==> flow/design.v (excerpt) <==
module day3_part2_top( clk, rst, rom_addr, rom_data, sum, done );
    input clk;
    input rst;
    output [13:0] rom_addr;
    input [7:0] rom_data;
    output [31:0] sum;
    output done;
    reg [13:0] addr;
    wire [7:0] rom_out;
    reg [63:0] sub_group1;
    reg [63:0] sub_group2;
    reg [63:0] sub_group3;
    reg [63:0] comparator;
    reg [7:0] value;
    reg [31:0] sum_triples;
    localparam READ_1 = 3'b000, READ_2 = 3'b001, READ_3 = 3'b010, COMPARE = 3'b011, GET_VAL = 3'b100, CHECK = 3'b101, DONE = 3'b110;
    reg [2:0] state;
    reg int_done;
    assign sum = sum_triples;
    assign done = int_done;
    assign rom_addr = addr;
    assign rom_out = rom_data;
    always @ (posedge clk)
    begin
    if (rst)
    begin
        addr <= 14'b0;
        sub_group1 <= 64'b0;
        sub_group2 <= 64'b0;
        sub_group3 <= 64'b0;
        comparator <= 64'b0;
        value <= 8'b0;
        sum_triples <= 32'b0;
        state <= READ_1;
        int_done <= 1'b0;
    end
    else
    case (state)
    READ_1:
    begin
  ...
make LEC_CHECK=0 CAP_MARGIN=20 CORE_MARGIN=2 CORE_UTILIZATION=30 SLEW_MARGIN=20 finish   # period 3.29 ns
run.sh (not shown) runs the stock make flow with config.mk's settings and CLKGATE_MAP_FILE=.
The starting point went through all stages and came out clean.
Next try:
- ABC_AREA: not set -> 0
- CELL_PAD_IN_SITES_GLOBAL_PLACEMENT: not set -> 0
- CORE_UTILIZATION: 30 -> 72
- CTS_CLUSTER_DIAMETER: not set -> 204
- CTS_CLUSTER_SIZE: not set -> 58
- GPL_ROUTABILITY_DRIVEN: not set -> 1
- GPL_TIMING_DRIVEN: not set -> 1
- MIN_ROUTING_LAYER: not set -> met1
- PLACE_DENSITY_LB_ADDON: not set -> 0.29
- SLEW_MARGIN: 20 -> 40
- TNS_END_PERCENT: not set -> 65
- clock period: 3.29 -> 1.83 ns (I/O delays scaled with it)
=> With this change the flow did not get past clock tree synthesis (DPL-0033); die size drops by 57%; synthesized area stays the same; synthesized cell count stays the same.
Next try:
- CELL_PAD_IN_SITES_GLOBAL_PLACEMENT: 0 -> not set
- CORE_UTILIZATION: 72 -> 70
- CTS_CLUSTER_DIAMETER: 204 -> 203
- CTS_CLUSTER_SIZE: 58 -> 36
- GPL_ROUTABILITY_DRIVEN: 1 -> not set
- GPL_TIMING_DRIVEN: 1 -> not set
- MIN_ROUTING_LAYER: met1 -> not set
- PLACE_DENSITY_LB_ADDON: 0.29 -> not set
- SLEW_MARGIN: 40 -> 20
- TNS_END_PERCENT: 65 -> not set
- clock period: 1.83 -> 1.87 ns (I/O delays scaled with it)
Effect: The changed run stopped in clock tree synthesis. Area after synthesis does not change. Die size climbs by 2.8%. Synthesized cell count does not change.
Next try:
- CORE_UTILIZATION: 70 -> 68
- CTS_CLUSTER_SIZE: 36 -> 30
The new run did not get past global routing on DPL-0038.
Synthesized area stays the same.
Die size came out higher by a few percent.
Synthesized cell count is unchanged.
Next try:
- ABC_AREA: 0 -> not set
- CORE_UTILIZATION: 68 -> 40
- CTS_CLUSTER_DIAMETER: 203 -> not set
- CTS_CLUSTER_SIZE: 30 -> not set
- clock period: 1.87 -> 4.0 ns (I/O delays scaled with it)
After rerunning:
- With this change the flow passed the timing, design-rule and antenna checks
- synthesized cell count stays the same
- die area grows by 68%
- synthesized area stays the same

== cedar ==
Starting RTL as in the previous note.
Settings: LEC_CHECK=0, ABC_AREA=0, CAP_MARGIN=20, CORE_MARGIN=2, CORE_UTILIZATION=70, CTS_CLUSTER_DIAMETER=201, CTS_CLUSTER_SIZE=15, HOLD_SLACK_MARGIN=-0.09, PLACE_DENSITY_LB_ADDON=0.28, SLEW_MARGIN=20; clock period 1.83 ns.
cedar got as far as clock tree synthesis, where a tool error ended the run.
Relative to cedar, the following input files were edited for yarrow:
# cedar
export LEC_CHECK = 0
export ABC_AREA = 0
export CAP_MARGIN = 20
export CORE_MARGIN = 2
export CORE_UTILIZATION = 70
export CTS_CLUSTER_DIAMETER = 201
export CTS_CLUSTER_SIZE = 15
export HOLD_SLACK_MARGIN = -0.09
export PLACE_DENSITY_LB_ADDON = 0.28
export SLEW_MARGIN = 20
create_clock -name core_clock -period 1.83 [get_ports {clk}]
# yarrow
export LEC_CHECK = 0
export ABC_AREA = 0
export CAP_MARGIN = 20
export CELL_PAD_IN_SITES_GLOBAL_PLACEMENT = 0
export CORE_MARGIN = 2
export CORE_UTILIZATION = 71
export CTS_CLUSTER_DIAMETER = 204
export CTS_CLUSTER_SIZE = 58
export GPL_ROUTABILITY_DRIVEN = 1
export GPL_TIMING_DRIVEN = 1
export MIN_ROUTING_LAYER = met1
export PLACE_DENSITY_LB_ADDON = 0.29
export SLEW_MARGIN = 40
export TNS_END_PERCENT = 65
create_clock -name core_clock -period 1.83 [get_ports {clk}]
[summary]
Diff cedar -> yarrow: initial cell density of the core went up 0.49 points; die outline area shrank by 270 sq um. As far as yosys stat chip area goes, yarrow and cedar are indistinguishable; the numbers are identical. The number of standard cells reported by yosys on yarrow is in line with that on cedar. yarrow: it failed with a tool error in global routing, so there are no final results. yarrow ended up with a lower placed standard-cell area than cedar did. Diff cedar -> yarrow: area of the core went down; post-placement setup slack lower.
